==> run F <==
==> flow/design.v <==
module complex_adder_subtractor #(
    parameter WIDTH=32
) (
    input [WIDTH-1:0] a,
    input [WIDTH-1:0] b,
    input addNotSub,
    output reg [WIDTH-1:0] result
);
    always @(*) begin
        if (addNotSub) begin
            result[WIDTH-1:WIDTH/2] = a[WIDTH-1:WIDTH/2] + b[WIDTH-1:WIDTH/2];
            result[WIDTH/2-1:0] = a[WIDTH/2-1:0] + b[WIDTH/2-1:0];
        end else begin
            result[WIDTH-1:WIDTH/2] = a[WIDTH-1:WIDTH/2] - b[WIDTH-1:WIDTH/2];
            result[WIDTH/2-1:0] = a[WIDTH/2-1:0] - b[WIDTH/2-1:0];
        end
    end
endmodule
module complex_multiplier #(
    parameter WIDTH=32
) (
    input [WIDTH-1:0] a,
    input [WIDTH-1:0] b,
    output [2*WIDTH-1:0] result
);
    wire signed [WIDTH-1:0] a_real = { {(WIDTH/2+1){a[WIDTH/2-1]}}, a[WIDTH/2-1:0] };
    wire signed [WIDTH-1:0] b_real = { {(WIDTH/2+1){b[WIDTH/2-1]}}, b[WIDTH/2-1:0] };
    wire signed [WIDTH-1:0] a_img = { {(WIDTH/2+1){a[WIDTH-1]}}, a[WIDTH-1:WIDTH/2] };
    wire signed [WIDTH-1:0] b_img = { {(WIDTH/2+1){b[WIDTH-1]}}, b[WIDTH-1:WIDTH/2] };
    wire signed [WIDTH-1:0] result_real = a_real * b_real - a_img * b_img;
    wire signed [WIDTH-1:0] result_img = a_real * b_img + a_img * b_real;
    assign result[WIDTH-1:0] = result_real;
    assign result[2*WIDTH-1:WIDTH] = result_img;
endmodule
module complex_mean_square (
    input wire i_clk,
    input wire i_arst,
    input wire i_en,
    input wire [2:0] i_log2_samples,
    input wire        i_valid,
    input wire [31:0] i_y,
    input wire [31:0] i_y_hat,
    output reg        o_valid,
    output reg [63:0] o_data
);
    wire [31:0] y_diff_w;
    wire [63:0] sq_diff_complex_w;
    wire        sq_diff_valid_w;
    wire [63:0] sum_res_w;
    wire [8:0]  num_samples_w = 1 << i_log2_samples;
    reg [8:0]  sample_rx_cnt_r;
    reg [8:0]  sample_proc_cnt_r;
    reg [1:0]  state_r, next_state_r;
    localparam S_IDLE      = 2'b00;
    localparam S_INIT      = 2'b01;
    localparam S_COMPUTING = 2'b10;
    localparam S_FINALIZE  = 2'b11;
    complex_adder_subtractor #(.WIDTH(32)) y_difference_module (
        .a(i_y),
        .b(i_y_hat),
        .addNotSub(1'b0),
        .result(y_diff_w)
    );
    complex_multiplier cpow_calculator (
        .a(y_diff_w),
        .b(y_diff_w),
        .result(sq_diff_complex_w)
    );
    assign sq_diff_valid_w = i_valid;
    complex_adder_subtractor #(.WIDTH(64)) square_sum (
        .a(o_data),  
        .b(sq_diff_complex_w),
        .addNotSub(1'b1),
        .result(sum_res_w)
    );
    always @(posedge i_clk or posedge i_arst) begin
        if (i_arst)
            state_r <= S_IDLE;
        else
            state_r <= next_state_r;
    end
    always @(*) begin
        next_state_r = state_r;
        case (state_r)
            S_IDLE:      if (i_en) next_state_r = S_INIT;
            S_INIT:      next_state_r = S_COMPUTING;
            S_COMPUTING: if (sample_rx_cnt_r == num_samples_w && sample_proc_cnt_r == num_samples_w)
                             next_state_r = S_FINALIZE;
            S_FINALIZE:  next_state_r = S_IDLE;
            default:     next_state_r = S_IDLE;
        endcase
    end
    always @(posedge i_clk or posedge i_arst) begin
        if (i_arst) begin
            o_valid           <= 1'b0;
            o_data            <= 64'b0;
            sample_rx_cnt_r   <= 9'b0;
            sample_proc_cnt_r <= 9'b0;
        end else begin
            o_valid <= 1'b0;  
            case (state_r)
                S_INIT: begin
                    o_data            <= 64'b0;
                    sample_rx_cnt_r   <= 9'b0;
                    sample_proc_cnt_r <= 9'b0;
                end
                S_COMPUTING: begin
                    sample_rx_cnt_r <= sample_rx_cnt_r;
                    sample_proc_cnt_r <= sample_proc_cnt_r;
                    if (i_valid && sample_rx_cnt_r < num_samples_w) begin
                        sample_rx_cnt_r <= sample_rx_cnt_r + 1;
                    end
                    if (sq_diff_valid_w && !(sample_proc_cnt_r == num_samples_w)) begin
                        sample_proc_cnt_r <= sample_proc_cnt_r + 1;
                        o_data <= sum_res_w;
                    end
                end
                S_FINALIZE: begin
					o_valid        <= 1'b1;  
					o_data[31:0]   <= $signed(o_data[31:0]) >>> i_log2_samples;
					o_data[63:32]  <= $signed(o_data[63:32]) >>> i_log2_samples;
                end
            endcase
        end
    end
endmodule
==> flow/run.sh <==
#!/bin/bash
# the make line also repeats each setting of config.mk as NAME=value (left out here)
make -C /OpenROAD-flow-scripts/flow DESIGN_CONFIG=/design/flow/config.mk WORK_HOME=/design/flow/orfs CLKGATE_MAP_FILE= finish
==> flow/config.mk <==
export PLATFORM = sky130hd
export DESIGN_NAME = complex_mean_square
export DESIGN_NICKNAME = complex_mean_square
export VERILOG_FILES = /design/flow/design.v
export SDC_FILE = /design/flow/constraint.sdc
export NUM_CORES = 4
export LEC_CHECK = 0
export ABC_AREA = 1
export CAP_MARGIN = 20
export CELL_PAD_IN_SITES_DETAIL_PLACEMENT = 0
export CORE_MARGIN = 9
export CORE_UTILIZATION = 57
export CTS_CLUSTER_DIAMETER = 94
export CTS_CLUSTER_SIZE = 97
export GPL_TIMING_DRIVEN = 0
export PLACE_DENSITY_LB_ADDON = 0.02
export SETUP_SLACK_MARGIN = -0.09
export SLEW_MARGIN = 40
export TNS_END_PERCENT = 20
==> flow/constraint.sdc <==
create_clock -name core_clock -period 7.64 [get_ports {i_clk}]
set_input_delay 1.5280 -clock core_clock [delete_from_list [all_inputs] [get_ports {i_clk}]]
set_output_delay 1.5280 -clock core_clock [all_outputs]
set_load 0.01 [all_outputs]
==> inputs of run R, as changes to run F <==
==> flow/config.mk (replaced) <==
export PLATFORM = sky130hd
export DESIGN_NAME = complex_mean_square
export DESIGN_NICKNAME = complex_mean_square
export VERILOG_FILES = /design/flow/design.v
export SDC_FILE = /design/flow/constraint.sdc
export NUM_CORES = 4
export LEC_CHECK = 0
export CAP_MARGIN = 20
export CELL_PAD_IN_SITES_DETAIL_PLACEMENT = 1
export CORE_MARGIN = 2
export CORE_UTILIZATION = 40
export GPL_TIMING_DRIVEN = 0
export HOLD_SLACK_MARGIN = -0.05
export SLEW_MARGIN = 20
==> flow/constraint.sdc (replaced) <==
create_clock -name core_clock -period 13.5 [get_ports {i_clk}]
set_input_delay 2.7000 -clock core_clock [delete_from_list [all_inputs] [get_ports {i_clk}]]
set_output_delay 2.7000 -clock core_clock [all_outputs]
set_load 0.01 [all_outputs]
==> inputs of run K, as changes to run F <==
--- a/flow/config.mk
+++ b/flow/config.mk
@@ -10,9 +10,9 @@
 export CELL_PAD_IN_SITES_DETAIL_PLACEMENT = 0
-export CORE_MARGIN = 9
-export CORE_UTILIZATION = 57
-export CTS_CLUSTER_DIAMETER = 94
-export CTS_CLUSTER_SIZE = 97
-export GPL_TIMING_DRIVEN = 0
-export PLACE_DENSITY_LB_ADDON = 0.02
-export SETUP_SLACK_MARGIN = -0.09
+export CORE_MARGIN = 2
+export CORE_UTILIZATION = 72
+export CTS_CLUSTER_DIAMETER = 91
+export CTS_CLUSTER_SIZE = 15
+export GPL_TIMING_DRIVEN = 1
+export PLACE_DENSITY = 0.8
+export SETUP_SLACK_MARGIN = 1.57
 export SLEW_MARGIN = 40
==> flow/constraint.sdc (replaced) <==
create_clock -name core_clock -period 5.18 [get_ports {i_clk}]
set_input_delay 1.0360 -clock core_clock [delete_from_list [all_inputs] [get_ports {i_clk}]]
set_output_delay 1.0360 -clock core_clock [all_outputs]
set_load 0.01 [all_outputs]
==> inputs of run Y, as changes to run F <==
==> flow/config.mk (replaced) <==
export PLATFORM = sky130hd
export DESIGN_NAME = complex_mean_square
export DESIGN_NICKNAME = complex_mean_square
export VERILOG_FILES = /design/flow/design.v
export SDC_FILE = /design/flow/constraint.sdc
export NUM_CORES = 4
export LEC_CHECK = 0
export CAP_MARGIN = 20
export CORE_MARGIN = 2
export CORE_UTILIZATION = 24
export SLEW_MARGIN = 20
==> flow/constraint.sdc (replaced) <==
create_clock -name core_clock -period 13.1 [get_ports {i_clk}]
set_input_delay 2.6200 -clock core_clock [delete_from_list [all_inputs] [get_ports {i_clk}]]
set_output_delay 2.6200 -clock core_clock [all_outputs]
set_load 0.01 [all_outputs]
==> comparison <==
Run Y finished with timing, DRC and antenna clean. Run R finished clean. Run K never finished: it broke off in global routing (5_1_grt). Run F finished with setup timing left.
Clock skew, lowest first: run R, run F, run Y.
Setup slack: run F < run R < run Y.
Via count: run F > run R > run Y.
Of run Y and run F, run F has the higher wire length (gap 19%, measured against run F).
In run R the count of clock-buffer cells in the layout is higher than in run Y, by 1.
Critical path depth: run F > run Y > run R.
Between run R and run Y, the lower cell count is in run R (gap 13%, measured against run Y).
Against run R, the sequential share of layout area of run Y is lower by 0.076 points.
In run R the first-iteration DRC count is larger than in run Y, by 4.1%.
==> figures <==
| quantity | run R | run Y | run F | run K |
|---|---|---|---|---|
| Outcome | finished clean | finished clean | finished with violations | did not finish |
| Stage where the flow stopped | - | - | - | global routing (5_1_grt) |
| Reasons for failing layout checks | - | - | setup timing | - |
| Routed wire length on met2 | 65200 um | 55400 um | 61900 um | - |
| Hold Path Sink | state_r[0] | state_r[0] | o_valid | - |
| Fraction of the mapped netlist area in simple logic gates | 0.113 | 0.113 | 0.175 | 0.175 |
| Post-synthesis instance area | 36900 um2 | 36900 um2 | 38100 um2 | 38100 um2 |
| Headroom to the max-slew limit | 0.204 | 0.219 | 0.378 | - |
| Total setup violations reported at the end of the flow | 0 | 0 | 50 | - |
| DRT antenna net count | 0 | 0 | 0 | - |
| YS chip area | 36900 um2 | 36900 um2 | 38100 um2 | 38100 um2 |
| Final cell utilization of the core | 0.448 | 0.274 | 0.712 | - |
| XOR/XNOR share of the synthesized area | 0.0360 | 0.0360 | 0.0186 | 0.0186 |
| Data required, critical path | 13.74 ns | 13.32 ns | 7.93 ns | - |
| Rows | 111 | 143 | 94 | 84 |
| Remaining DRCs | 0 | 0 | 0 | - |
| Max-slew violation count | 0 | 0 | 0 | - |
| Last weighted congestion value of the routability-driven placer | 0.977 | 0.922 | 1.02 | 1.05 |
| Number of antenna cells inserted | 0 | 2 | 3 | - |
| Total number of multi-input combinational cells | 2860 | 2860 | 3391 | - |
